## JK
==> flow/design.v (excerpt) <==
module fir(
    input clk,                               
    input signed [15:0] noisy_signal,        
    output signed [15:0] filtered_signal     
);
==> flow/config.mk <==
export PLATFORM = sky130hd
export DESIGN_NAME = fir
export DESIGN_NICKNAME = fir
export VERILOG_FILES = /design/flow/design.v
export SDC_FILE = /design/flow/constraint.sdc
export NUM_CORES = 4
export LEC_CHECK = 0
export ABC_AREA = 1
export CAP_MARGIN = 20
export CELL_PAD_IN_SITES_DETAIL_PLACEMENT = 2
export CELL_PAD_IN_SITES_GLOBAL_PLACEMENT = 1
export CORE_MARGIN = 2
export CORE_UTILIZATION = 40
export GPL_TIMING_DRIVEN = 0
export MAX_ROUTING_LAYER = met4
export SLEW_MARGIN = 20
==> flow/constraint.sdc <==
create_clock -name core_clock -period 6.0 [get_ports {clk}]
set_input_delay 1.2000 -clock core_clock [delete_from_list [all_inputs] [get_ports {clk}]]
set_output_delay 1.2000 -clock core_clock [all_outputs]
set_load 0.01 [all_outputs]
run.sh (not shown) runs the stock make flow with config.mk's settings and CLKGATE_MAP_FILE=.
What MS does differently from JK at the input level:
Settings: CTS_CLUSTER_DIAMETER now 330, previously not set; CTS_CLUSTER_SIZE now 99, previously not set; TNS_END_PERCENT now 10, previously not set; MAX_ROUTING_LAYER no longer set, was met4; CELL_PAD_IN_SITES_DETAIL_PLACEMENT no longer set, was 2; CORE_UTILIZATION now 72, was 40; CELL_PAD_IN_SITES_GLOBAL_PLACEMENT no longer set, was 1; GPL_TIMING_DRIVEN no longer set, was 0; the clock period (ns, I/O delays scaled along) now 3.17, was 6.0.
--- outcome ---
MS: aborted in global routing (tool error)
Compared with JK, MS shows floorplan die height that has gone down by more than a quarter.
Number of setup buffers added after CTS | MS above JK
Summary of MS over JK: detailed placement HPWL dropped about 16%, placer's final routability congestion estimate up 9.0%, synthesized area has remained practically unchanged, placed cell area shows an increase of about 7%.
Input-level comparison between AL and MS:
Settings: removing CTS_CLUSTER_SIZE (formerly 99); removing TNS_END_PERCENT (formerly 10); changing CORE_UTILIZATION from 72 to 17; removing ABC_AREA (formerly 1); removing CTS_CLUSTER_DIAMETER (formerly 330); changing the clock period (ns, I/O delays scaled along) from 3.17 to 5.7.
==> results <==
Summary of MS and AL: one run falls short of a clean finish, namely MS.
Looking at total placed instance area, AL sits 16% below MS.
AL vs MS: half-perimeter wire length after placement down in AL
In the metrics for MS and AL, the one carrying the lower clock buffer count from CTS is MS.
On netlist area before placement, AL does better than MS.
AL: cell resize tally after clock tree synthesis 550 below MS
Compared with MS, in AL post-synthesis compound-gate area fraction higher, share of synthesized cell area in full adder, half adder and majority cells rose by 6.0 points, vertical die dimension higher.
For the horizontal die dimension, AL came in about 90% higher than MS did.
Cmp MS and AL / area of the die / higher: AL
> inputs changed (AL -> TR)
Settings: CORE_UTILIZATION: 17 -> 72; ABC_AREA: unset -> 1; SETUP_SLACK_MARGIN: unset -> -0.07; CTS_CLUSTER_SIZE: unset -> 72; the clock period (ns, I/O delays scaled along): 5.7 -> 4.07.
==> comparison <==
Cmp TR vs AL: area after synthesis higher in TR. TR vs AL — global placement routability congestion rose about 20%. Diff TR and AL: yosys synthesis chip area higher in TR. Flow for TR halted at global routing, error code GRT-0232. Going from AL to TR, placed standard-cell area grew by more than 10%. Re share of flip-flops with an asynchronous set or reset: no difference whatsoever between TR and AL. AL has a higher part of the Yosys area used for sequential elements than TR. Per the comparison of TR with AL, die area decreased about 70%; width of the die decreased about 47%. Higher complex-gate fraction of the synthesized area among TR and AL: AL. Number of instances in the synthesized netlist went up by more than half going from AL to TR.

* * *

## fjord
Starting RTL as in the previous note.
==> flow/config.mk <==
export PLATFORM = sky130hd
export DESIGN_NAME = fir
export DESIGN_NICKNAME = fir
export VERILOG_FILES = /design/flow/design.v
export SDC_FILE = /design/flow/constraint.sdc
export NUM_CORES = 4
export LEC_CHECK = 0
export CAP_MARGIN = 15
export CELL_PAD_IN_SITES_DETAIL_PLACEMENT = 0
export CELL_PAD_IN_SITES_GLOBAL_PLACEMENT = 0
export CORE_MARGIN = 2
export CORE_UTILIZATION = 70
export CTS_CLUSTER_DIAMETER = 328
export CTS_CLUSTER_SIZE = 21
export GPL_TIMING_DRIVEN = 1
export MIN_ROUTING_LAYER = met1
export SETUP_SLACK_MARGIN = 0.64
export SLEW_MARGIN = 15
export TNS_END_PERCENT = 50
==> flow/constraint.sdc <==
create_clock -name core_clock -period 4.8 [get_ports {clk}]
set_input_delay 0.9600 -clock core_clock [delete_from_list [all_inputs] [get_ports {clk}]]
set_output_delay 0.9600 -clock core_clock [all_outputs]
set_load 0.01 [all_outputs]
No crash in fjord: every stage finished, but the layout fails its final checks due to negative setup slack.
Relative to fjord, the following input files were edited for pepper:
# fjord
export LEC_CHECK = 0
export CAP_MARGIN = 15
export CELL_PAD_IN_SITES_DETAIL_PLACEMENT = 0
export CELL_PAD_IN_SITES_GLOBAL_PLACEMENT = 0
export CORE_MARGIN = 2
export CORE_UTILIZATION = 70
export CTS_CLUSTER_DIAMETER = 328
export CTS_CLUSTER_SIZE = 21
export GPL_TIMING_DRIVEN = 1
export MIN_ROUTING_LAYER = met1
export SETUP_SLACK_MARGIN = 0.64
export SLEW_MARGIN = 15
export TNS_END_PERCENT = 50
create_clock -name core_clock -period 4.8 [get_ports {clk}]
# pepper
export LEC_CHECK = 0
export ABC_AREA = 1
export CAP_MARGIN = 20
export CELL_PAD_IN_SITES_DETAIL_PLACEMENT = 0
export CELL_PAD_IN_SITES_GLOBAL_PLACEMENT = 0
export CORE_MARGIN = 2
export CORE_UTILIZATION = 72
export CTS_CLUSTER_DIAMETER = 90
export CTS_CLUSTER_SIZE = 75
export GPL_TIMING_DRIVEN = 1
export MIN_ROUTING_LAYER = met1
export PLACE_DENSITY_LB_ADDON = 0.18
export SETUP_SLACK_MARGIN = 0.64
export SLEW_MARGIN = 15
export TNS_END_PERCENT = 50
create_clock -name core_clock -period 4.24 [get_ports {clk}]
### Flow results
The flow ended early for pepper: it failed with a tool error in global routing (5_1_grt).
fjord completed end to end; final checks failed (negative setup slack).
Taking fjord as the reference, in pepper post-detailed-placement half-perimeter wirelength rose by 49%; initial standard-cell utilization of the core rose by 2.1 points; number of placement rows rose by about 7%.
Relative to fjord, cell area reported after detailed placement has gone up in pepper.
Cell total in the yosys stat output grows by more than half when moving from fjord to pepper.
Yosys chip area went up by more than 10% going from fjord to pepper.
Summary — synthesized cell count, pepper relative to fjord: higher, by about 60%.
--- input diff pepper..indigo ---
# pepper
export LEC_CHECK = 0
export ABC_AREA = 1
export CAP_MARGIN = 20
export CELL_PAD_IN_SITES_DETAIL_PLACEMENT = 0
export CELL_PAD_IN_SITES_GLOBAL_PLACEMENT = 0
export CORE_MARGIN = 2
export CORE_UTILIZATION = 72
export CTS_CLUSTER_DIAMETER = 90
export CTS_CLUSTER_SIZE = 75
export GPL_TIMING_DRIVEN = 1
export MIN_ROUTING_LAYER = met1
export PLACE_DENSITY_LB_ADDON = 0.18
export SETUP_SLACK_MARGIN = 0.64
export SLEW_MARGIN = 15
export TNS_END_PERCENT = 50
create_clock -name core_clock -period 4.24 [get_ports {clk}]
# indigo
export LEC_CHECK = 0
export CAP_MARGIN = 20
export CORE_MARGIN = 2
export CORE_UTILIZATION = 72
export CTS_CLUSTER_DIAMETER = 400
export SETUP_SLACK_MARGIN = 0.26
export SLEW_MARGIN = 20
create_clock -name core_clock -period 1.64 [get_ports {clk}]
### Flow results
pepper → indigo: post-synthesis simple-gate area fraction -16 points; adder-cell share of the synthesized area rose by 6.0 points; proportion of synthesized chip area in sequential cells grew by 3.6 points; final HPWL from detailed placement increased 14000 µm.
Instance area after placement came out higher on indigo than on pepper.
Compared with pepper, indigo shows a lower synthesis area per yosys.
NOTE count of mapped cells out of synthesis pepper->indigo decreased by more than a quarter
Summary: with pepper as the reference, chip footprint in indigo moved down by more than 10%.
indigo vs pepper — synthesized area per cell climbed by more than a quarter
The lower fraction of the mapped netlist area in compound gates came out of pepper.
indigo never completed; the flow aborted with a tool error in clock tree synthesis (4_1_cts).
The flow ended early for pepper: it failed with a tool error in global routing (5_1_grt).
Inputs modified between indigo and xenon:
# indigo
export LEC_CHECK = 0
export CAP_MARGIN = 20
export CORE_MARGIN = 2
export CORE_UTILIZATION = 72
export CTS_CLUSTER_DIAMETER = 400
export SETUP_SLACK_MARGIN = 0.26
export SLEW_MARGIN = 20
create_clock -name core_clock -period 1.64 [get_ports {clk}]
# xenon
export LEC_CHECK = 0
export ABC_AREA = 1
export CAP_MARGIN = 20
export CORE_MARGIN = 2
export CORE_UTILIZATION = 72
export CTS_CLUSTER_DIAMETER = 231
export CTS_CLUSTER_SIZE = 41
export PLACE_DENSITY_LB_ADDON = 0.21
export SLEW_MARGIN = 20
create_clock -name core_clock -period 1.21 [get_ports {clk}]
==> results <==
- Row count for xenon is higher than for indigo.
- Fraction of synthesized cell area in xor and xnor cells: xenon vs indigo down 2.8 points
- Taking indigo as the reference, in xenon die width rose 23 µm, area of the mapped netlist rose about 17%.
- Between indigo and xenon, instance area at placement increased.
- Synthesized chip area reported by yosys, indigo and xenon, higher one = xenon.
- Comparing indigo and xenon, the higher number of standard cells after synthesis is on xenon.
- xenon vs indigo: average cell area after synthesis down by more than a quarter
- Stage in which a tool error killed xenon: clock tree synthesis (4_1_cts).
- The post-synthesis net count in xenon is 1.5 times that in indigo.
- Between indigo and xenon, the flow reports number of library cell types mapped by synthesis decreasing by more than half.
- Lower floorplan-stage core utilization among indigo and xenon: indigo
Modified inputs, nickel compared to xenon
# xenon
export LEC_CHECK = 0
export ABC_AREA = 1
export CAP_MARGIN = 20
export CORE_MARGIN = 2
export CORE_UTILIZATION = 72
export CTS_CLUSTER_DIAMETER = 231
export CTS_CLUSTER_SIZE = 41
export PLACE_DENSITY_LB_ADDON = 0.21
export SLEW_MARGIN = 20
create_clock -name core_clock -period 1.21 [get_ports {clk}]
# nickel
export LEC_CHECK = 0
export CAP_MARGIN = 20
export CORE_MARGIN = 2
export CORE_UTILIZATION = 66
export PLACE_DENSITY = 0.35
export SLEW_MARGIN = 20
create_clock -name core_clock -period 5.05 [get_ports {clk}]
--- outcome ---
Status: xenon FAILED at clock tree synthesis (4_1_cts) (tool error)
Although nickel finished all stages, its layout failed final checks on negative setup slack.
Per the comparison of nickel with xenon, XOR/XNOR share of the synthesized area increased by 2.8 points relative to the old numbers, number of cells in Yosys stat went down by 3316, number of placed instances with taps included decreased 37%, core area went down.
> inputs changed (nickel -> maple)
# nickel
export LEC_CHECK = 0
export CAP_MARGIN = 20
export CORE_MARGIN = 2
export CORE_UTILIZATION = 66
export PLACE_DENSITY = 0.35
export SLEW_MARGIN = 20
create_clock -name core_clock -period 5.05 [get_ports {clk}]
# maple
export LEC_CHECK = 0
export ABC_AREA = 1
export CAP_MARGIN = 20
export CORE_MARGIN = 2
export CORE_UTILIZATION = 72
export PLACE_DENSITY = 0.67
export SETUP_SLACK_MARGIN = -0.07
export SLEW_MARGIN = 20
create_clock -name core_clock -period 4.29 [get_ports {clk}]
==> comparison <==
Final checks on maple, whose flow otherwise completed, came back failing, citing negative setup slack.
In nickel the implementation ran to completion but is not tape-out ready, as the final checks report negative setup slack.
[compare] base=nickel new=maple: synthesized netlist cell count increased by 3316 relative to the old numbers; detailed-routed wire length on met3 increased by about 230% relative to the old numbers.
Between maple and nickel, non-clock buffer count is higher for nickel, maple comes in under that.
